== lane 1 ==
==> flow/design.v <==
`timescale 1ns / 1ps
module clock #(parameter start_time = 0, parameter end_time = 100)(
    input wire in,
    input wire rst,
    output reg out,
    output wire rise
);
    reg [31:0] counter;
    assign rise = (counter >= (end_time >> 1)) & ~out;
    always @(posedge in) begin
        if (rst) begin
            counter <= start_time;
            out <= 1'b0;
        end else begin
            counter <= (counter >= (end_time >> 1)) ? 1 : counter + 1;
            out <= (counter >= (end_time >> 1)) ? ~out : out;
        end
    end
endmodule
`timescale 1ns / 1ps
module stopwatch(clk, rst, btnS, btnR, sw, an, seg);
input clk;
input rst;
input btnS, btnR;
input [7:0] sw;
output reg [3:0] an;
output reg [7:0] seg;
reg [3:0] seg_value;
wire [3:0] seg3, seg2, seg1, seg0;
reg adj_sec;
reg adj;
reg digits_on;
wire one_hz_clk;
wire two_hz_clk;
wire segment_clk;
wire blink_clk;
wire debounce_clk;
wire one_hz_rise;
wire two_hz_rise;
wire segment_rise;
wire blink_rise;
wire debounce_rise;
reg [31:0] sec_counter;
reg [1:0] seg_index;
clock #(.start_time(0), .end_time(200)) my_one_hz_clk(.in(clk), .rst(rst), .out(one_hz_clk), .rise(one_hz_rise));
clock #(.start_time(0), .end_time(100)) my_two_hz_clk(.in(clk), .rst(rst), .out(two_hz_clk), .rise(two_hz_rise));
clock #(.start_time(0), .end_time(4)) my_segment_clk(.in(clk), .rst(rst), .out(segment_clk), .rise(segment_rise));
clock #(.start_time(0), .end_time(20)) my_blink_clk(.in(clk), .rst(rst), .out(blink_clk), .rise(blink_rise));
clock #(.start_time(0), .end_time(10)) my_debounce_clk(.in(clk), .rst(rst), .out(debounce_clk), .rise(debounce_rise));
wire [1:0] next_index = seg_index + 2'd1;
assign seg0 = (sec_counter % 60)  % 10;
assign seg1 = (sec_counter % 60)  / 10;
assign seg2 = (sec_counter / 60)  % 10;
assign seg3 = (sec_counter / 600) % 10;
always @(*) begin
    case (next_index)
        0: seg_value = (digits_on || ~sw[1]) ? seg0 : 10;
        1: seg_value = (digits_on || ~sw[1]) ? seg1 : 10;
        2: seg_value = (digits_on ||  sw[1]) ? seg2 : 10;
        default: seg_value = (digits_on ||  sw[1]) ? seg3 : 10;
    endcase
end
always @(posedge clk) begin
    if (rst) begin
        adj_sec   <= 1'b0;
        adj       <= 1'b0;
        seg_index <= 2'd0;
        an        <= 4'b1111;
        seg       <= 8'b11111111;
    end else if (segment_rise) begin
        adj_sec   <= sw[1];
        adj       <= sw[0];
        seg_index <= next_index;
        an        <= ~(4'b0001 << next_index);
        case (seg_value)
            0: seg <= ~8'b11111100;
            1: seg <= ~8'b01100000;
            2: seg <= ~8'b11011010;
            3: seg <= ~8'b11110010;
            4: seg <= ~8'b01100110;
            5: seg <= ~8'b10110110;
            6: seg <= ~8'b10111110;
            7: seg <= ~8'b11100000;
            8: seg <= ~8'b11111110;
            9: seg <= ~8'b11110110;
            default: seg <= 8'b11111111;
        endcase
    end
end
reg [1:0] reset_state;
reg [2:0] pause_state;
reg stop_tick;
reg has_ticked_once;
wire [1:0] reset_sample = {btnR, reset_state[1]};
wire [2:0] pause_sample = {pause_state[2] && btnS, btnS, pause_state[1]};
always @(posedge clk) begin
    if (rst) begin
        reset_state     <= 2'b00;
        pause_state     <= 3'b000;
        stop_tick       <= 1'b0;
        has_ticked_once <= 1'b0;
        sec_counter     <= 32'd0;
    end else if (debounce_rise) begin
        if (reset_sample == 2'b11) begin
            reset_state <= 2'b00;
            pause_state <= pause_sample;
            sec_counter <= 0;
        end else if (pause_sample == 3'b011) begin
            reset_state <= reset_sample;
            pause_state <= 3'b100;
            stop_tick   <= ~stop_tick;
        end else begin
            reset_state <= reset_sample;
            pause_state <= pause_sample;
            if (adj ? two_hz_clk : one_hz_clk) begin
                if (~has_ticked_once && ~stop_tick) begin
                    has_ticked_once <= 1'b1;
                    if (adj && ~adj_sec) begin
                        sec_counter <= (sec_counter / 60 >= 99)
                                  ? (sec_counter % 60)
                                  : (sec_counter + 60);
                    end else if (adj) begin
                        sec_counter <= (sec_counter / 60) * 60 + ((sec_counter + 1) % 60);
                    end else begin
                        sec_counter <= sec_counter + 1;
                    end
                end
            end else has_ticked_once <= 1'b0;
        end
    end
end
always @(posedge clk) begin
    if (rst)
        digits_on <= 1'b0;
    else if (blink_rise)
        digits_on <= (~adj || ~digits_on);
end
endmodule
Settings: LEC_CHECK=0, ABC_AREA=1, CAP_MARGIN=20, CORE_MARGIN=2, CORE_UTILIZATION=72, CTS_CLUSTER_DIAMETER=148, CTS_CLUSTER_SIZE=99, SETUP_SLACK_MARGIN=3.77, SLEW_MARGIN=20, TNS_END_PERCENT=5; clock period 15.5 ns.
run.sh (not shown) runs the stock make flow with config.mk's settings and CLKGATE_MAP_FILE=.
Lane 1 is listed as incomplete: the tool reported an error in global routing (5_1_grt) and the run ended there.
Edits applied to the flow inputs when going from lane 1 to lane 2:
- a deleted SETUP_SLACK_MARGIN that had been 3.77
- a deleted CTS_CLUSTER_DIAMETER that had been 148
- a deleted TNS_END_PERCENT that had been 5
- a deleted CTS_CLUSTER_SIZE that had been 99
- a change of the clock period (ns, I/O delays scaled along) from 15.5 to 30.2
Findings:
- Lane 2 completed every stage of the flow, and the final layout passed the timing, DRC and antenna checks.
- Lane 1 has higher area after detailed placement than lane 2.
- Changes observed in lane 2 relative to lane 1: post-cts repair resize count dropped 307, HPWL after detailed placement dropped 23000 µm, clock buffer count from CTS climbed 15.
- Post-CTS setup-driven buffer insertion count in lane 2 is 108 below lane 1.
